==> try-violet: inputs <==
==> flow/design.v <==
`timescale 1ns / 1ps
module OV7670_MemController (
    input  logic        clk,
    input  logic        reset,
    input  logic        href,
    input  logic        vsync,
    input  logic [ 7:0] ov7670_data,
    output logic        we,
    output logic [16:0] wAddr,
    output logic [15:0] wData,
    output logic        camera_dp_en,
    output logic        v_finish_camera,
    output logic [ 9:0] x_pixel_camera,
    output logic [ 9:0] y_pixel_camera
);
    logic [15:0] pixel_data;
    logic [ 9:0] h_counter;   
    logic [ 9:0] v_counter;   
    assign wAddr = v_counter * 320 + h_counter[9:1];
    assign wData = pixel_data;
    assign x_pixel_camera = h_counter / 2;
    assign y_pixel_camera = v_counter;
    assign camera_dp_en = ((x_pixel_camera < 320) && (y_pixel_camera < 240));
    always_ff @(posedge clk, posedge reset) begin
        if (reset) begin
            h_counter  <= 0;
            pixel_data <= 0;
            we         <= 1'b0;
        end else begin
            if (href) begin
                h_counter <= h_counter + 1;
                if (h_counter[0] == 0) begin
                    pixel_data[15:8] <= ov7670_data;
                    we               <= 1'b0;
                end else begin
                    pixel_data[7:0] <= ov7670_data;
                    we              <= 1'b1;
                end
            end else begin
                h_counter <= 0;
                we        <= 1'b0;
            end
        end
    end
    always_ff @(posedge clk, posedge reset) begin
        if (reset) begin
            v_counter <= 0;
        end else begin
            if (vsync) begin
                v_counter <= 0;
            end else begin
                if (h_counter == (320 * 2 - 1)) begin
                    v_counter <= v_counter + 1;
                end
            end
        end
    end
    logic v_sync_flag;
    always_ff @(posedge clk or posedge reset) begin
        if (reset) begin
            v_sync_flag <= 0;
            v_finish_camera <= 0;
        end else if (vsync) begin
            if (!v_sync_flag) begin
                v_sync_flag <= 1;
                v_finish_camera <= 1;
            end else begin
                v_finish_camera <= 0;
            end
        end else begin
            v_sync_flag <= 0;
            v_finish_camera <= 0;
        end
    end
endmodule
module negedge_detect (
    input  logic clk,
    input  logic reset,
    input  logic x,
    output logic o_tick
);
    logic tmp_reg;
    always_ff @(posedge clk or posedge reset) begin
        if (reset) begin
            tmp_reg <= 0;
        end else begin
            tmp_reg <= x;
        end
    end
    assign o_tick = (~x) & tmp_reg;
endmodule
`timescale 1ns / 1ps
module rgb_to_hsv (
    input  logic [4:0] r_data,
    input  logic [5:0] g_data,
    input  logic [4:0] b_data,
    output logic [1:0] r_g_decision,     
    output logic [7:0] s_data,
    output logic [7:0] v_data
);
    localparam GREEN_R_MAX_THRESHOLD = 120;
    localparam GREEN_G_MIN_THRESHOLD = 180;
    localparam GREEN_B_MAX_THRESHOLD = 120;
    localparam RED_R_MIN_THRESHOLD = 190;
    localparam RED_G_MAX_THRESHOLD = 100;
    localparam RED_B_MAX_THRESHOLD = 100;
    logic [7:0] r_8b;
    logic [7:0] g_8b;
    logic [7:0] b_8b;
    logic [7:0] max_val;
    logic [7:0] min_val;
    assign r_8b = {r_data, r_data[4:2]};
    assign g_8b = {g_data, g_data[5:4]};
    assign b_8b = {b_data, b_data[4:2]};
    always_comb begin
        if ((g_8b >= GREEN_G_MIN_THRESHOLD) && (r_8b <= GREEN_R_MAX_THRESHOLD) && (b_8b <= GREEN_B_MAX_THRESHOLD)) begin
            r_g_decision = 1;
        end
        else if ((r_8b >= RED_R_MIN_THRESHOLD) && (g_8b <= RED_G_MAX_THRESHOLD) && (b_8b <= RED_B_MAX_THRESHOLD)) begin
            r_g_decision = 0;
        end else begin
            r_g_decision = 2;
        end
    end
    find_max_val U_MAX_VAL (
        .x1 (r_8b),
        .x2 (g_8b),
        .x3 (b_8b),
        .max(max_val)
    );
    find_min_val U_MIN_VAL (
        .x1 (r_8b),
        .x2 (g_8b),
        .x3 (b_8b),
        .min(min_val)
    );
    assign v_data = max_val;
    always_comb begin
        if (!max_val) begin
            s_data = 0;
        end else begin
            s_data = ((max_val - min_val) * 255) / max_val;
        end
    end
endmodule
module find_max_val (
    input  logic [7:0] x1,
    input  logic [7:0] x2,
    input  logic [7:0] x3,
    output logic [7:0] max
);
    logic [7:0] temp_max;
    assign temp_max = (x1 > x2) ? x1 : x2;
    assign max = (temp_max > x3) ? temp_max : x3;
endmodule
module find_min_val (
    input  logic [7:0] x1,
    input  logic [7:0] x2,
    input  logic [7:0] x3,
    output logic [7:0] min
);
    logic [7:0] temp_min;
    assign temp_min = (x1 < x2) ? x1 : x2;
    assign min = (temp_min < x3) ? temp_min : x3;
endmodule
`timescale 1ns / 1ps
module Label_Gen (
    input  logic [7:0] s_data,
    input  logic [7:0] v_data,
    input  logic [1:0] r_g_decision,
    output logic [2:0] label_data
);
    localparam ROAD = 0;
    localparam WALK_ROAD = 1;
    localparam BACKGROUND = 2;
    localparam CAR = 3;
    localparam HUMAN = 4;
    localparam ROAD_V_THRESHOLD = 38;
    localparam ROAD_S_THRESHOLD = 77;
    localparam WALK_V_THRESHOLD = 179;
    localparam WALK_S_THRESHOLD = 51;
    always_comb begin
        if (r_g_decision == 0) begin
            label_data = CAR;
        end 
        else if (r_g_decision == 1) begin
            label_data = HUMAN;
        end 
        else if ((v_data >= WALK_V_THRESHOLD) && (s_data <= WALK_S_THRESHOLD)) begin
            label_data = WALK_ROAD;
        end
        else if((v_data <= ROAD_V_THRESHOLD) && (s_data <= ROAD_S_THRESHOLD)) begin
            label_data = ROAD;
        end 
        else begin
            label_data = BACKGROUND;
        end
    end
endmodule
`timescale 1ns / 1ps
module cam_pixel_labeler (
    input  logic        clk,
    input  logic        reset,
    input  logic        href,
    input  logic        vsync,
    input  logic [ 7:0] ov7670_data,
    output logic        we,
    output logic [16:0] wAddr,
    output logic [ 2:0] label_data,
    output logic        camera_dp_en,
    output logic        v_finish_camera,
    output logic [ 9:0] x_pixel_camera,
    output logic [ 9:0] y_pixel_camera
);
    logic [15:0] ov7670_wData;
    logic [ 1:0] r_g_decision;
    logic [ 7:0] s_data;
    logic [ 7:0] v_data;
    OV7670_MemController U_OV7670_MemController (
        .clk            (clk),
        .reset          (reset),
        .href           (href),
        .vsync          (vsync),
        .ov7670_data    (ov7670_data),
        .we             (we),
        .wAddr          (wAddr),
        .wData          (ov7670_wData),
        .camera_dp_en   (camera_dp_en),
        .v_finish_camera(v_finish_camera),
        .x_pixel_camera (x_pixel_camera),
        .y_pixel_camera (y_pixel_camera)
    );
    rgb_to_hsv U_rgb_to_hsv (
        .r_data      (ov7670_wData[15:11]),
        .g_data      (ov7670_wData[10:5]),
        .b_data      (ov7670_wData[4:0]),
        .s_data      (s_data),
        .v_data      (v_data),
        .r_g_decision(r_g_decision)
    );
    Label_Gen U_Label_Gen (
        .r_g_decision(r_g_decision),
        .s_data      (s_data),
        .v_data      (v_data),
        .label_data  (label_data)
    );
endmodule
==> flow/run.sh <==
#!/bin/bash
# the make line also repeats each setting of config.mk as NAME=value (left out here)
make -C /OpenROAD-flow-scripts/flow DESIGN_CONFIG=/design/flow/config.mk WORK_HOME=/design/flow/orfs CLKGATE_MAP_FILE= finish
==> flow/config.mk <==
export PLATFORM = sky130hd
export DESIGN_NAME = cam_pixel_labeler
export DESIGN_NICKNAME = cam_pixel_labeler
export VERILOG_FILES = /design/flow/design.v
export SDC_FILE = /design/flow/constraint.sdc
export NUM_CORES = 4
export LEC_CHECK = 0
export ABC_AREA = 1
export CAP_MARGIN = 20
export CELL_PAD_IN_SITES_GLOBAL_PLACEMENT = 3
export CORE_ASPECT_RATIO = 0.64
export CORE_MARGIN = 2
export CORE_UTILIZATION = 40
export CTS_CLUSTER_DIAMETER = 56
export GPL_ROUTABILITY_DRIVEN = 0
export HOLD_SLACK_MARGIN = 0.12
export MIN_ROUTING_LAYER = met1
export SLEW_MARGIN = 20
export TNS_END_PERCENT = 70
==> flow/constraint.sdc <==
create_clock -name core_clock -period 222.0 [get_ports {clk}]
set_input_delay 44.4000 -clock core_clock [delete_from_list [all_inputs] [get_ports {clk}]]
set_output_delay 44.4000 -clock core_clock [all_outputs]
set_load 0.01 [all_outputs]
==> try-xenon: changes against try-violet <==
==> flow/config.mk (replaced) <==
export PLATFORM = sky130hd
export DESIGN_NAME = cam_pixel_labeler
export DESIGN_NICKNAME = cam_pixel_labeler
export VERILOG_FILES = /design/flow/design.v
export SDC_FILE = /design/flow/constraint.sdc
export NUM_CORES = 4
export LEC_CHECK = 0
export CAP_MARGIN = 20
export CORE_MARGIN = 2
export CORE_UTILIZATION = 72
export CTS_CLUSTER_DIAMETER = 198
export CTS_CLUSTER_SIZE = 41
export MAX_ROUTING_LAYER = met4
export SLEW_MARGIN = 20
==> flow/constraint.sdc (replaced) <==
create_clock -name core_clock -period 99.6 [get_ports {clk}]
set_input_delay 19.9200 -clock core_clock [delete_from_list [all_inputs] [get_ports {clk}]]
set_output_delay 19.9200 -clock core_clock [all_outputs]
set_load 0.01 [all_outputs]
==> try-yarrow: changes against try-violet <==
==> flow/config.mk (replaced) <==
export PLATFORM = sky130hd
export DESIGN_NAME = cam_pixel_labeler
export DESIGN_NICKNAME = cam_pixel_labeler
export VERILOG_FILES = /design/flow/design.v
export SDC_FILE = /design/flow/constraint.sdc
export NUM_CORES = 4
export LEC_CHECK = 0
export ABC_AREA = 1
export CAP_MARGIN = 20
export CORE_MARGIN = 2
export CORE_UTILIZATION = 57
export CTS_CLUSTER_DIAMETER = 357
export CTS_CLUSTER_SIZE = 98
export SLEW_MARGIN = 20
==> flow/constraint.sdc (replaced) <==
create_clock -name core_clock -period 86.2 [get_ports {clk}]
set_input_delay 17.2400 -clock core_clock [delete_from_list [all_inputs] [get_ports {clk}]]
set_output_delay 17.2400 -clock core_clock [all_outputs]
set_load 0.01 [all_outputs]
==> comparison table <==
item                                            try-yarrow                                           try-violet                 try-xenon
Status                    no timing/DRC/antenna violations                                       did not finish            did not finish
Last stage reached                                       -  global placement without I/O (3_1_place_gp_skip_io)  global routing (5_1_grt)
Setup Slack @ Placement                           -2.04 ns                                                    -                  -5.15 ns
Number of top-level pins                                55                                                    -                        55
Simple-gate area share of the yosys netlist          0.464                                                0.464                     0.279
Number of H-tree levels                                  2                                                    -                         2
Synthesized instance count                           4,594                                                4,594                     3,185
Total CTS buffers                                        5                                                    -                         5
Area reported by Yosys stat                   26,600 sq um                                         26,600 sq um              24,000 sq um
Xor/xnor share of the synthesized area              0.0770                                               0.0770                    0.0788
Total Die Area                                48,400 sq um                                         68,700 sq um              34,800 sq um
Input/output buffers                                    53                                                    -                        53
GP Congestion                                        0.984                                                    -                      1.08
CORE AREA                                     46,400 sq um                                         65,700 sq um              32,700 sq um
Mux cell area share after synthesis               0.000799                                             0.000799                    0.0499
Top-area cell type share of the netlist area         0.170                                                0.170                     0.157
Std cell rows                                           79                                                   75                        66
